Design cordic_dds, start of the top module:
module cordic_dds #(
 parameter OUT_WIDTH = 16,
 parameter OUT_REGISTER_EN = 1,
 parameter FREQ_WORD_INIITIAL = 32'h6D3A06,  
 parameter PHASE_WORD_INIITIAL = 0,
 parameter K = 16'h4DBA
)(
 input                      clk,
 input                      rst_n,
 input                      cfg_vld,
 input      [31:0]          cfg_freq_word,
 input      [31:0]          cfg_phase_word,
 output reg                 sig_vld_o,
 output     [OUT_WIDTH-1:0] sin_o,
 output     [OUT_WIDTH-1:0] cos_o
    );
Size in the first run: roughly 8100 cells after synthesis, roughly 100 I/O pins, about 75000 um^2 of cells after synthesis.
export LEC_CHECK = 0
export ABC_AREA = 0
export CAP_MARGIN = 5
export CELL_PAD_IN_SITES_DETAIL_PLACEMENT = 1
export CORE_ASPECT_RATIO = 1.11
export CORE_MARGIN = 3
export CORE_UTILIZATION = 68
export CTS_CLUSTER_DIAMETER = 201
export CTS_CLUSTER_SIZE = 16
export GPL_TIMING_DRIVEN = 0
export MAX_ROUTING_LAYER = met4
export MIN_ROUTING_LAYER = met2
export SETUP_SLACK_MARGIN = 0.1
export SLEW_MARGIN = 20
create_clock -name core_clock -period 5.0 [get_ports {clk}]
run.sh (not shown) runs the stock make flow with config.mk's settings and CLKGATE_MAP_FILE=.
The first run died in clock tree synthesis (4_1_cts).
Then changed:
- ABC_AREA: 0 -> not set
- CAP_MARGIN: 5 -> 20
- CELL_PAD_IN_SITES_DETAIL_PLACEMENT: 1 -> not set
- CORE_ASPECT_RATIO: 1.11 -> not set
- CORE_MARGIN: 3 -> 2
- CORE_UTILIZATION: 68 -> 65
- CTS_CLUSTER_DIAMETER: 201 -> not set
- CTS_CLUSTER_SIZE: 16 -> not set
- GPL_TIMING_DRIVEN: 0 -> not set
- MAX_ROUTING_LAYER: met4 -> not set
- MIN_ROUTING_LAYER: met2 -> not set
- SETUP_SLACK_MARGIN: 0.1 -> not set
- clock period: 5.0 -> 2.59 ns (I/O delays scaled with it)
Effect: The changed run never finished: it broke off in clock tree synthesis (4_1_cts); area after synthesis is unchanged; die size is higher by a few percent; synthesized cell count is unchanged.
Then changed:
- CORE_UTILIZATION: 65 -> 72
- PLACE_DENSITY: not set -> 0.66
- clock period: 2.59 -> 3.24 ns (I/O delays scaled with it)
Result: Now the flow reached the layout checks and failed them: setup timing. Area after synthesis does not change. Die area went down by 9.6%. Synthesized cell count does not change.

* * *

Starting RTL as in the previous note.
export LEC_CHECK = 0
export CAP_MARGIN = 20
export CELL_PAD_IN_SITES_GLOBAL_PLACEMENT = 0
export CORE_MARGIN = 2
export CORE_UTILIZATION = 67
export GPL_TIMING_DRIVEN = 1
export SETUP_SLACK_MARGIN = 0.39
export SLEW_MARGIN = 5
export TNS_END_PERCENT = 90
create_clock -name core_clock -period 1.65 [get_ports {clk}]
The baseline did not get past clock tree synthesis (4_1_cts) with DPL-0038.
Edit:
CELL_PAD_IN_SITES_GLOBAL_PLACEMENT = unset   (was 0)
CORE_UTILIZATION = 70   (was 67)
GPL_TIMING_DRIVEN = unset   (was 1)
SETUP_SLACK_MARGIN = unset   (was 0.39)
SLEW_MARGIN = 20   (was 5)
TNS_END_PERCENT = unset   (was 90)
clock period = 3.62 ns   (was 1.65 ns; I/O delays follow)
After rerunning: With this change the flow produced a clean layout. Synthesized cell count stays the same. Die size falls by a few percent. Synthesized area stays the same.
Edit:
CORE_UTILIZATION = 72   (was 70)
CTS_CLUSTER_DIAMETER = 207   (was unset)
PLACE_DENSITY = 0.62   (was unset)
clock period = 3.24 ns   (was 3.62 ns; I/O delays follow)
Result:
- The new run completed and failed the layout checks on negative setup slack
- final area is higher by 11%
- via count rises by 18%
- worst hold slack gains 280 ps
- wire length rises by 34%
- area after synthesis is unchanged
Edit:
CORE_MARGIN = 3   (was 2)
CORE_UTILIZATION = 40   (was 72)
CTS_CLUSTER_DIAMETER = unset   (was 207)
PLACE_DENSITY = unset   (was 0.62)
SETUP_SLACK_MARGIN = 0.1   (was unset)
clock period = 5.0 ns   (was 3.24 ns; I/O delays follow)
Outcome: This time the run passed the timing, DRC and antenna checks; utilization came out lower by 47 points; routed wire length goes down by 27%; via count decreases by 20%; final area decreases by 12%; sequential cell count is unchanged; register-to-register slack is better by 1400 ps; count of clock-buffer cells in the layout falls by 10; area after synthesis is unchanged; clock skew goes up by 87 ps.

* * *

run A:
Starting RTL as in the previous note.
// cordic_dds
module cordic_dds #(
 parameter OUT_WIDTH = 16,
 parameter OUT_REGISTER_EN = 1,
 parameter FREQ_WORD_INIITIAL = 32'h6D3A06,  
 parameter PHASE_WORD_INIITIAL = 0,
 parameter K = 16'h4DBA
)(
 input                      clk,
 input                      rst_n,
 input                      cfg_vld,
 input      [31:0]          cfg_freq_word,
 input      [31:0]          cfg_phase_word,
 output reg                 sig_vld_o,
 output     [OUT_WIDTH-1:0] sin_o,
 output     [OUT_WIDTH-1:0] cos_o
    );
export LEC_CHECK = 0
export ABC_AREA = 1
export CAP_MARGIN = 20
export CORE_MARGIN = 2
export CORE_UTILIZATION = 63
export CTS_CLUSTER_DIAMETER = 196
export CTS_CLUSTER_SIZE = 97
export PLACE_DENSITY = 0.36
export SETUP_SLACK_MARGIN = -0.1
export SLEW_MARGIN = 20
export TNS_END_PERCENT = 10
create_clock -name core_clock -period 1.77 [get_ports {clk}]
Run A got as far as 5_1_grt, where a tool error ended the run.
For run B, these inputs were changed with respect to run A:
- a deleted CTS_CLUSTER_SIZE that had been 97
- a deleted TNS_END_PERCENT that had been 10
- a change of PLACE_DENSITY from 0.36 to 0.66
- a deleted ABC_AREA that had been 1
- a deleted CTS_CLUSTER_DIAMETER that had been 196
- a change of CORE_UTILIZATION from 63 to 72
- a deleted SETUP_SLACK_MARGIN that had been -0.1
- a change of CAP_MARGIN from 20 to 15
- a change of the clock period (ns, I/O delays scaled along) from 1.77 to 3.24
Notes after the runs:
- Total placed instance area: run B vs run A down 25%
- Run B vs. run A: simple logic cell fraction of the synthesized area went down by 14 points.
- To summarise run B: no stage aborted, but the layout did not pass its checks, failing on negative setup slack.
- Post-synthesis cell count from yosys went down by more than a quarter going from run A to run B.
- Going from run A to run B, fraction of registers with async set/reset ~0 delta, area fraction in full adders, half adders and majority gates has increased, synthesized area decreased by about 12% relative to the old numbers, hold buffer count at cts went down 2.
- Number of gates given a new drive strength after cts (run B over run A): decrease, 743
What run C does differently from run B at the input level:
- CORE_UTILIZATION: 72 -> 58
- CAP_MARGIN: 15 -> 20
- PLACE_DENSITY: 0.66 -> unset
- the clock period (ns, I/O delays scaled along): 3.24 -> 4.35
Findings:
When run C is set beside run B, its clock-buffer cell count turns out to be about 1.4% larger.
Every run in run C and run B closed cleanly, with the single exception of run B.
Status run B: flow complete, layout not clean - negative setup slack
Highest cell delay on the worst timing path, run C and run B: lower on run C
#### Input delta (run D over run C)
- a change of CORE_UTILIZATION from 58 to 70
- a change of SLEW_MARGIN from 20 to 5
- an added CELL_PAD_IN_SITES_GLOBAL_PLACEMENT of 0
- an added TNS_END_PERCENT of 90
- an added GPL_TIMING_DRIVEN of 1
- a change of the clock period (ns, I/O delays scaled along) from 4.35 to 3.65
==> results <==
Per the comparison of run D with run C, number of global-route vias before repair has increased, worst hold slack has decreased. Looking at final instance area, run D sits 1.9% higher than run C does. Between run C and run D, the footprint of the flip-flops and latches does not differ in any meaningful way. Time the worst path needs with I/O delays and setup (lower): run D. The core of run D is more densely filled than that of run C. Between run C and run D, the clock-pin transition on the worst setup and hold timing paths figures differ only marginally.

* * *

cordic_dds again, from the RTL that the note above started with.
clock: 1.77 ns
lec_check: 0
abc_area: 1
cap_margin: 20
core_aspect_ratio: 0.5
core_margin: 2
core_utilization: 67
cts_cluster_diameter: 196
cts_cluster_size: 97
place_density: 0.36
setup_slack_margin: -0.1
slew_margin: 20
tns_end_percent: 10
The first run failed in 5_1_grt with GRT-0116.
==> next run, changes <==
Settings changed: ABC_AREA 1 to not set, CORE_ASPECT_RATIO 0.5 to not set, CORE_UTILIZATION 67 to 40, CTS_CLUSTER_DIAMETER 196 to not set, CTS_CLUSTER_SIZE 97 to not set, PLACE_DENSITY 0.36 to not set, SETUP_SLACK_MARGIN -0.1 to not set, TNS_END_PERCENT 10 to not set.
Clock period 1.77 ns to 4.35 ns, I/O delays scaled along.
The changed run finished with timing, DRC and antenna clean.
Die area climbs by 47%.
Synthesized area drops by 12%.
Synthesized cell count drops by 32%.

* * *

== v8 ==
cordic_dds again, from the RTL that the note above started with.
Design cordic_dds, start of the top module:
module cordic_dds #(
 parameter OUT_WIDTH = 16,
 parameter OUT_REGISTER_EN = 1,
 parameter FREQ_WORD_INIITIAL = 32'h6D3A06,  
 parameter PHASE_WORD_INIITIAL = 0,
 parameter K = 16'h4DBA
)(
 input                      clk,
 input                      rst_n,
 input                      cfg_vld,
 input      [31:0]          cfg_freq_word,
 input      [31:0]          cfg_phase_word,
 output reg                 sig_vld_o,
 output     [OUT_WIDTH-1:0] sin_o,
 output     [OUT_WIDTH-1:0] cos_o
    );
clock: 1.65 ns
lec_check: 0
cap_margin: 20
cell_pad_in_sites_global_placement: 0
core_margin: 2
core_utilization: 70
cts_cluster_size: 50
gpl_timing_driven: 1
setup_slack_margin: -0.12
slew_margin: 5
tns_end_percent: 90
v8 did not finish: a tool error stopped it during clock tree synthesis.
The inputs of v45 differ from those of v8 as listed below.
- CTS_CLUSTER_SIZE no longer set, was 50
- TNS_END_PERCENT no longer set, was 90
- CELL_PAD_IN_SITES_GLOBAL_PLACEMENT no longer set, was 0
- PLACE_DENSITY now 0.74, previously not set
- CORE_UTILIZATION now 26, was 70
- GPL_TIMING_DRIVEN no longer set, was 1
- SETUP_SLACK_MARGIN no longer set, was -0.12
- SLEW_MARGIN now 20, was 5
- the clock period (ns, I/O delays scaled along) now 5.0, was 1.65
--- outcome ---
Per the final summary, v45 finished and its layout is clean on timing, DRC and antenna. Diff v8..v45 | chip area line of the yosys report | unchanged. | sum of net half-perimeters after detailed placement | v45 vs v8 | about 50% lower |. Total die size (higher): v45. The fraction of the core area occupied by cells at floorplan number comes out lower for v45 vs v8. From v8 to v45, synthesized cell count did not move at all. [compare] base=v8 new=v45: floorplan net count neither gained nor lost much, die height has increased.
The following lists how v36 was set up differently from v45:
- CORE_ASPECT_RATIO now 0.54, previously not set
- SETUP_SLACK_MARGIN now 1.07, previously not set
- PLACE_DENSITY no longer set, was 0.74
- CORE_UTILIZATION now 70, was 26
- the clock period (ns, I/O delays scaled along) now 3.62, was 5.0
## What came out
Complete run, failing final checks: v36, reason setup timing.
Route | v36 vs v45 | wire longer in v36
Between v45 and v36, the worst-margin pin slew is lower for v45.
Final cell area excluding filler cells ended up 0.0085 mm² higher on v36 than on v45.
Diff v45 -> v36: met2 track demand over resource increased 38 points.
Against v45, register-to-register slack in v36 came out worse.
Cmp v45 and v36 / number of fill cells in the layout / higher: v45
v45 has a higher die area than v36.
Measured against each other, v45 and v36 differ in final cell count, the lower figure coming from v36.
> inputs changed (v36 -> v37)
- clearing CORE_ASPECT_RATIO, which used to be 0.54
- putting CELL_PAD_IN_SITES_GLOBAL_PLACEMENT at 0 where nothing was set
- putting GPL_TIMING_DRIVEN at 1 where nothing was set
- swapping 20 for 5 in SLEW_MARGIN
- clearing SETUP_SLACK_MARGIN, which used to be 1.07
- putting TNS_END_PERCENT at 90 where nothing was set
- swapping 3.62 for 3.43 in the clock period (ns, I/O delays scaled along)
[summary]
- Between v37 and v36, the number of instances in the synthesized netlist figures differ only marginally.
- Area occupied by registers went down slightly going from v36 to v37.
- In v37 the multi-input gate share of the layout cell area turned out 2.3 points lower than in v36.
- Comparing v37 and v36, the higher final cell count without fillers is on v36.
- The layout from v37, despite a flow that completed every stage, fails the layout checks, with the failing checks listed as setup timing.
- v37 vs. v36: met2 track demand over resource increased 0.87 points, met2 routed wirelength shrank by about 8%, global-route total usage across every layer went down.
